== north ==
==> flow/design.v (excerpt) <==
module reuleaux(input logic clk, input logic rst_n, input logic [2:0] colour,
                input logic [7:0] centre_x, input logic [6:0] centre_y, input logic [7:0] diameter,
                input logic start, output logic done,
                output logic [7:0] vga_x, output logic [6:0] vga_y,
                output logic [2:0] vga_colour, output logic vga_plot);
Settings: LEC_CHECK=0, ABC_AREA=1, CAP_MARGIN=20, CORE_MARGIN=2, CORE_UTILIZATION=66, CTS_CLUSTER_DIAMETER=341, SETUP_SLACK_MARGIN=-0.57, SLEW_MARGIN=20; clock period 24.4 ns.
run.sh (not shown) runs the stock make flow with config.mk's settings and CLKGATE_MAP_FILE=.
Nothing crashed in north and all stages finished; the problem is that the final layout failed, the offending checks being setup timing.
## Diff of input files: south against north
# north
export LEC_CHECK = 0
export ABC_AREA = 1
export CAP_MARGIN = 20
export CORE_MARGIN = 2
export CORE_UTILIZATION = 66
export CTS_CLUSTER_DIAMETER = 341
export SETUP_SLACK_MARGIN = -0.57
export SLEW_MARGIN = 20
create_clock -name core_clock -period 24.4 [get_ports {clk}]
# south
export LEC_CHECK = 0
export CAP_MARGIN = 20
export CORE_MARGIN = 2
export CORE_UTILIZATION = 40
export SLEW_MARGIN = 20
create_clock -name core_clock -period 33.4 [get_ports {clk}]
Notes after the runs:
Of south and north, north shows the lower final hold slack, with south above it.
Run comparison: south combinational family with the most area after synthesis AND-OR/OR-AND gates; north combinational family with the most area after synthesis simple AND/OR/NAND/NOR gates
FAIL: north; every other run in south and north is clean
In the final design statistics, south uses fewer standard cells in total than north.
Here is what was changed in the inputs of east compared with south.
# south
export LEC_CHECK = 0
export CAP_MARGIN = 20
export CORE_MARGIN = 2
export CORE_UTILIZATION = 40
export SLEW_MARGIN = 20
create_clock -name core_clock -period 33.4 [get_ports {clk}]
# east
export LEC_CHECK = 0
export ABC_AREA = 1
export CAP_MARGIN = 20
export CORE_MARGIN = 2
export CORE_UTILIZATION = 72
export PLACE_DENSITY_LB_ADDON = 0.21
export SLEW_MARGIN = 20
create_clock -name core_clock -period 23.1 [get_ports {clk}]
[summary]
- east | ERROR | global routing
- Having completed the whole flow, south delivered a layout that passed the timing, DRC and antenna checks.
- Of south and east, south shows the lower cell count after placement, with east above it.
- Changes observed in east relative to south: number of nets at floorplan shows an increase of 1,053, post-synthesis chip area from yosys shows an increase of 1000 µm², total of cells resized after clock tree synthesis shows an increase of 442.
- Post-synthesis cell count from yosys in east is about 27% higher than in south
- Horizontal extent of the die in east is 66 µm lower than in south
- Setup slack at placement (higher): south
- Cmp east vs south: synthesized cell count higher in east
- Post-synthesis simple-gate area fraction for east is higher than for south.
- east has die outline area below what south had.
Changes in west relative to east:
# east
export LEC_CHECK = 0
export ABC_AREA = 1
export CAP_MARGIN = 20
export CORE_MARGIN = 2
export CORE_UTILIZATION = 72
export PLACE_DENSITY_LB_ADDON = 0.21
export SLEW_MARGIN = 20
create_clock -name core_clock -period 23.1 [get_ports {clk}]
# west
export LEC_CHECK = 0
export CAP_MARGIN = 20
export CORE_MARGIN = 2
export CORE_UTILIZATION = 66
export SETUP_SLACK_MARGIN = -0.53
export SLEW_MARGIN = 20
create_clock -name core_clock -period 24.4 [get_ports {clk}]
==> results <==
west finished all stages; layout check result: FAIL, due to setup timing.
[compare] base=east new=west: worst slack after detailed placement went down; chip area went up; average size of a mapped cell went up.

Starting RTL as in the previous note.
Design reuleaux, start of the top module:
module reuleaux(input logic clk, input logic rst_n, input logic [2:0] colour,
                input logic [7:0] centre_x, input logic [6:0] centre_y, input logic [7:0] diameter,
                input logic start, output logic done,
                output logic [7:0] vga_x, output logic [6:0] vga_y,
                output logic [2:0] vga_colour, output logic vga_plot);
clock: 25.4 ns
lec_check: 0
abc_area: 1
cap_margin: 20
core_aspect_ratio: 0.92
core_margin: 8
core_utilization: 72
cts_cluster_diameter: 50
cts_cluster_size: 10
max_routing_layer: met4
place_density_lb_addon: 0.2
setup_slack_margin: 5.0
slew_margin: 20
The baseline ended with an error in 5_1_grt.
Edit:
Settings changed: CORE_ASPECT_RATIO 0.92 to default, CORE_MARGIN 8 to 2, CTS_CLUSTER_DIAMETER 50 to default, CTS_CLUSTER_SIZE 10 to default, MAX_ROUTING_LAYER met4 to default, PLACE_DENSITY_LB_ADDON 0.2 to default, SETUP_SLACK_MARGIN 5.0 to default.
Clock period 25.4 ns to 35.2 ns, I/O delays scaled along.
Outcome:
- This time the run ran to the end with no violations
- area after synthesis stays the same
- die size goes down by roughly a tenth
- synthesized cell count stays the same
Edit:
Settings changed: ABC_AREA 1 to default, CORE_UTILIZATION 72 to 53.
Clock period 35.2 ns to 17.5 ns, I/O delays scaled along.
=> The changed run finished with setup timing left; flip-flop count is unchanged; register-to-register slack loses 18 ns; final cell count decreases by about 0.9%; non-clock buffer count increases by 879.
Edit:
Settings changed: CORE_UTILIZATION 53 to 40.
Clock period 17.5 ns to 34.0 ns, I/O delays scaled along.
Outcome: The new run completed with no timing, DRC or antenna violations. Via count fell by 15%. Clock-buffer cell count shrinks by 1. Hold slack is about the same. Final cell count is lower by about 10%. Final area fell by about 20%.
Edit:
Settings changed: ABC_AREA from default to 1, CTS_CLUSTER_DIAMETER from default to 324, CTS_CLUSTER_SIZE from default to 99, SETUP_SLACK_MARGIN from default to -0.55.
- worst hold slack degrades by 0.0083 ns
- sequential share of layout area came out lower by 0.17 points
- setup slack improves by 0.25 ns
- wire length came out higher by 3.9%
- cell area came out higher by 1.0%
- non-clock buffer count came out lower by 94
- first-iteration DRC count came out lower by 0.83%
- clock-buffer cell count is unchanged
Edit:
Settings changed: CAP_MARGIN 20 to 0, CELL_PAD_IN_SITES_DETAIL_PLACEMENT from default to 1, CELL_PAD_IN_SITES_GLOBAL_PLACEMENT from default to 2, CORE_ASPECT_RATIO from default to 1.52, CORE_UTILIZATION 40 to 51, CTS_CLUSTER_DIAMETER 324 to 158, CTS_CLUSTER_SIZE 99 to default, GPL_ROUTABILITY_DRIVEN from default to 1, MIN_ROUTING_LAYER from default to met2, PLACE_DENSITY_LB_ADDON from default to 0.11, SETUP_SLACK_MARGIN -0.55 to default.
Outcome:
- With this change the flow never finished: it broke off in 3_1_place_gp_skip_io with FLW-0024
- die size came out lower by about a fifth
- synthesized area stays the same
- synthesized cell count does not change

nickel:
reuleaux again, from the RTL that the note above started with.
make LEC_CHECK=0 CAP_MARGIN=35 CORE_ASPECT_RATIO=1.99 CORE_MARGIN=2 CORE_UTILIZATION=68 GPL_ROUTABILITY_DRIVEN=0 MIN_ROUTING_LAYER=met1 PLACE_DENSITY=0.5 SETUP_SLACK_MARGIN=-2.0 SLEW_MARGIN=30 TNS_END_PERCENT=70 finish   # period 51.0 ns
nickel reached the end of the flow, and the finished layout is clean on the timing, DRC and antenna checks.
The inputs of pepper differ from those of nickel as listed below.
- CORE_UTILIZATION changed from 68 to 35
- CAP_MARGIN changed from 35 to 20
- TNS_END_PERCENT removed (was 70)
- CORE_ASPECT_RATIO removed (was 1.99)
- SETUP_SLACK_MARGIN removed (was -2.0)
- GPL_ROUTABILITY_DRIVEN removed (was 0)
- SLEW_MARGIN changed from 30 to 20
- MIN_ROUTING_LAYER removed (was met1)
- PLACE_DENSITY removed (was 0.5)
- the clock period (ns, I/O delays scaled along) changed from 51.0 to 33.4
Findings:
From nickel to pepper the numbers moved as follows: combinational gate area picked up an extra 0.89%; proportion of cell area occupied by registers fell by 0.82 points; register-to-register path setup slack went down by 16.98 ns.
pepper vs. nickel: combined global-route utilization of all metal layers went down by 27 points.
Here is what was changed in the inputs of lagoon compared with pepper.
- an added PLACE_DENSITY_LB_ADDON of 0.0
- an added SETUP_SLACK_MARGIN of 1.45
- a change of CORE_UTILIZATION from 35 to 72
- a change of the clock period (ns, I/O delays scaled along) from 33.4 to 4.85
Notes after the runs:
clock tree synthesis: lagoon exited with error
Of lagoon and pepper, it is lagoon that has the lower area of the core region.
lagoon vs pepper — vertical die dimension dropped by more than a quarter
Between lagoon and pepper, the number of flops mapped to enable cells by yosys does not differ in any meaningful way.
Summary of lagoon over pepper: floorplan die area decreased by about 50% relative to the old numbers; synthesized cell count closely matched the old numbers.
Modified inputs, cedar compared to lagoon
- SETUP_SLACK_MARGIN now 5.0, was 1.45
- CORE_UTILIZATION now 40, was 72
- PLACE_DENSITY_LB_ADDON no longer set, was 0.0
- the clock period (ns, I/O delays scaled along) now 33.4, was 4.85
--- outcome ---
The remaining runs in lagoon and cedar completed every stage, whereas lagoon halted early. Flow for lagoon halted at clock tree synthesis, error code DPL-0033. Number of placed cells counting well taps (lagoon / cedar): 1.07. Comparing global placer's final weighted congestion for cedar and lagoon, the bigger number came from lagoon. HPWL after detailed placement: cedar better than lagoon. cedar vs lagoon: area inside the core boundary up by more than half. The post-placement worst setup slack of cedar exceeds that of lagoon by 15.34 ns.

Setup of red:
Starting RTL as in the previous note.
Settings: LEC_CHECK=0, CAP_MARGIN=20, CORE_ASPECT_RATIO=0.5, CORE_MARGIN=8, CORE_UTILIZATION=60, SLEW_MARGIN=20; clock period 42.8 ns.
Input changes introduced in blue (baseline for comparison: red):
# red
export LEC_CHECK = 0
export CAP_MARGIN = 20
export CORE_ASPECT_RATIO = 0.5
export CORE_MARGIN = 8
export CORE_UTILIZATION = 60
export SLEW_MARGIN = 20
create_clock -name core_clock -period 42.8 [get_ports {clk}]
# blue
export LEC_CHECK = 0
export ABC_AREA = 1
export CAP_MARGIN = 20
export CORE_ASPECT_RATIO = 0.5
export CORE_MARGIN = 8
export CORE_UTILIZATION = 15
export CTS_CLUSTER_DIAMETER = 362
export CTS_CLUSTER_SIZE = 98
export SLEW_MARGIN = 20
create_clock -name core_clock -period 42.8 [get_ports {clk}]
### Flow results
For sequential cell area in the final layout, red and blue come out practically identical.
For number of different library cells in the post-synthesis netlist, dividing the value from blue by the value from red gives 0.58.
Edits applied to the flow inputs when going from blue to green:
# blue
export LEC_CHECK = 0
export ABC_AREA = 1
export CAP_MARGIN = 20
export CORE_ASPECT_RATIO = 0.5
export CORE_MARGIN = 8
export CORE_UTILIZATION = 15
export CTS_CLUSTER_DIAMETER = 362
export CTS_CLUSTER_SIZE = 98
export SLEW_MARGIN = 20
create_clock -name core_clock -period 42.8 [get_ports {clk}]
# green
export LEC_CHECK = 0
export CAP_MARGIN = 20
export CORE_MARGIN = 2
export CORE_UTILIZATION = 61
export SETUP_SLACK_MARGIN = 5.0
export SLEW_MARGIN = 20
create_clock -name core_clock -period 18.7 [get_ports {clk}]
==> comparison <==
What the final checks of green revealed, after a flow that finished every stage, was a layout that fails on setup timing. Taking blue as the reference point, the hold slack of green rises by 9.0 ps. blue → green: setup slack of the critical path after layout went down 11830 ps, met3 routed wirelength now larger.
#### Input delta (orange over green)
# green
export LEC_CHECK = 0
export CAP_MARGIN = 20
export CORE_MARGIN = 2
export CORE_UTILIZATION = 61
export SETUP_SLACK_MARGIN = 5.0
export SLEW_MARGIN = 20
create_clock -name core_clock -period 18.7 [get_ports {clk}]
# orange
export LEC_CHECK = 0
export CAP_MARGIN = 20
export CORE_MARGIN = 2
export CORE_UTILIZATION = 68
export SETUP_SLACK_MARGIN = -0.34
export SLEW_MARGIN = 20
create_clock -name core_clock -period 24.4 [get_ports {clk}]
orange vs green, cell count went down by about 3%. [compare] base=green new=orange: combined area of the multi-input logic cells moved down; utilization moved up; via count moved up; top fanout value on the critical path moved up. Against green, violation count after the first detailed-routing iteration in orange rose by more than half. A start point of the critical path of diameter[3] is what green shows, while diameter[4] belongs to orange. orange had finished all stages when the layout checks came back failing, citing setup timing. Compare green and orange | synthesis-to-finish area growth lower: orange.
For purple, these inputs were changed with respect to orange:
# orange
export LEC_CHECK = 0
export CAP_MARGIN = 20
export CORE_MARGIN = 2
export CORE_UTILIZATION = 68
export SETUP_SLACK_MARGIN = -0.34
export SLEW_MARGIN = 20
create_clock -name core_clock -period 24.4 [get_ports {clk}]
# purple
export LEC_CHECK = 0
export ABC_AREA = 1
export CAP_MARGIN = 0
export CORE_MARGIN = 2
export CORE_UTILIZATION = 72
export CTS_CLUSTER_DIAMETER = 364
export CTS_CLUSTER_SIZE = 100
export PLACE_DENSITY = 0.35
export SLEW_MARGIN = 20
create_clock -name core_clock -period 24.4 [get_ports {clk}]
### Flow results
As the logs show, purple stopped at global routing (5_1_grt) after a tool error, so it never reached the end of the flow.
Compared with orange, in purple synthesized cell count went up 1053, post-synthesis share of cell area spent on and, or, nand and nor gates shows an increase of 15 points, mean cell area of the mapped netlist fell 19%.
As of purple, area of the synthesized netlist per yosys stat had risen by a few percent compared to orange.
Changes observed in purple relative to orange: core region area decreased by 480 um2 relative to the old numbers, share of the synthesized netlist area taken by xor and xnor gates moved down, area share of fa/ha/maj cells after synthesis shows a reduction of 0.73 points, cell area after technology mapping +3.3%.
Measured against each other, orange and purple differ in die area, the lower figure coming from purple.
purple vs orange — number of nets at floorplan climbed by more than 10%
Note that the cell count after placement recorded for orange amounts to 0.827 times the value seen in purple.

reuleaux again, from the RTL that the note above started with.
make LEC_CHECK=0 CAP_MARGIN=20 CELL_PAD_IN_SITES_GLOBAL_PLACEMENT=1 CORE_ASPECT_RATIO=0.57 CORE_MARGIN=2 CORE_UTILIZATION=40 GPL_ROUTABILITY_DRIVEN=0 SLEW_MARGIN=20 finish   # period 34.0 ns
The starting point went through all stages and came out clean.
Rerun with:
ABC_AREA = 1   (was default)
CAP_MARGIN = 5   (was 20)
CELL_PAD_IN_SITES_GLOBAL_PLACEMENT = default   (was 1)
CORE_ASPECT_RATIO = default   (was 0.57)
CORE_MARGIN = 10   (was 2)
CTS_CLUSTER_DIAMETER = 324   (was default)
CTS_CLUSTER_SIZE = 99   (was default)
GPL_ROUTABILITY_DRIVEN = default   (was 0)
PLACE_DENSITY_LB_ADDON = 0.28   (was default)
SETUP_SLACK_MARGIN = -0.55   (was default)
TNS_END_PERCENT = 5   (was default)
What happened: Global-route usage falls by 7.7 points. Cell count climbs by 21%. Worst hold slack degrades by 0.0037 ns. Clock skew barely changes. Die size goes up by 15%. Wire length falls by 14%.
Rerun with:
CAP_MARGIN = 20   (was 5)
CORE_UTILIZATION = 54   (was 40)
CTS_CLUSTER_DIAMETER = 313   (was 324)
PLACE_DENSITY_LB_ADDON = default   (was 0.28)
Result: The changed run finished with timing, DRC and antenna clean. Routed wire length shrinks by a few percent. Via count decreases slightly. Utilization came out higher by 14 points. Maximum frequency hardly moves. Setup slack gains 0.094 ns. Design area shrinks slightly. Global-route usage climbs by 6.4 points. First-iteration DRC count climbs by roughly a tenth.
Rerun with:
CELL_PAD_IN_SITES_DETAIL_PLACEMENT = 2   (was default)
CORE_MARGIN = 9   (was 10)
CORE_UTILIZATION = 47   (was 54)
CTS_CLUSTER_DIAMETER = default   (was 313)
CTS_CLUSTER_SIZE = default   (was 99)
GPL_ROUTABILITY_DRIVEN = 0   (was default)
HOLD_SLACK_MARGIN = 0.07   (was default)
MAX_ROUTING_LAYER = met4   (was default)
SETUP_SLACK_MARGIN = -0.45   (was -0.55)
TNS_END_PERCENT = default   (was 5)
Effect: With this change the flow died in 3_5_place_dp. Synthesized cell count stays the same. Area after synthesis stays the same. Die area climbs by roughly a tenth.
Rerun with:
CELL_PAD_IN_SITES_DETAIL_PLACEMENT = default   (was 2)
CELL_PAD_IN_SITES_GLOBAL_PLACEMENT = 1   (was default)
CORE_ASPECT_RATIO = 1.39   (was default)
CORE_MARGIN = 2   (was 9)
CORE_UTILIZATION = 40   (was 47)
CTS_CLUSTER_DIAMETER = 327   (was default)
HOLD_SLACK_MARGIN = default   (was 0.07)
MAX_ROUTING_LAYER = default   (was met4)
SETUP_SLACK_MARGIN = default   (was -0.45)
=> The new run completed without violations. Synthesized cell count stays the same. Die area increases by about 5.6%. Synthesized area does not change.
Rerun with:
CAP_MARGIN = 0   (was 20)
CELL_PAD_IN_SITES_GLOBAL_PLACEMENT = 2   (was 1)
CORE_UTILIZATION = 51   (was 40)
CTS_CLUSTER_DIAMETER = 158   (was 327)
MIN_ROUTING_LAYER = met2   (was default)
PLACE_DENSITY_LB_ADDON = 0.11   (was default)
What happened: Now the flow died in 3_1_place_gp_skip_io; area after synthesis stays the same; die area came out lower by about a fifth; synthesized cell count stays the same.
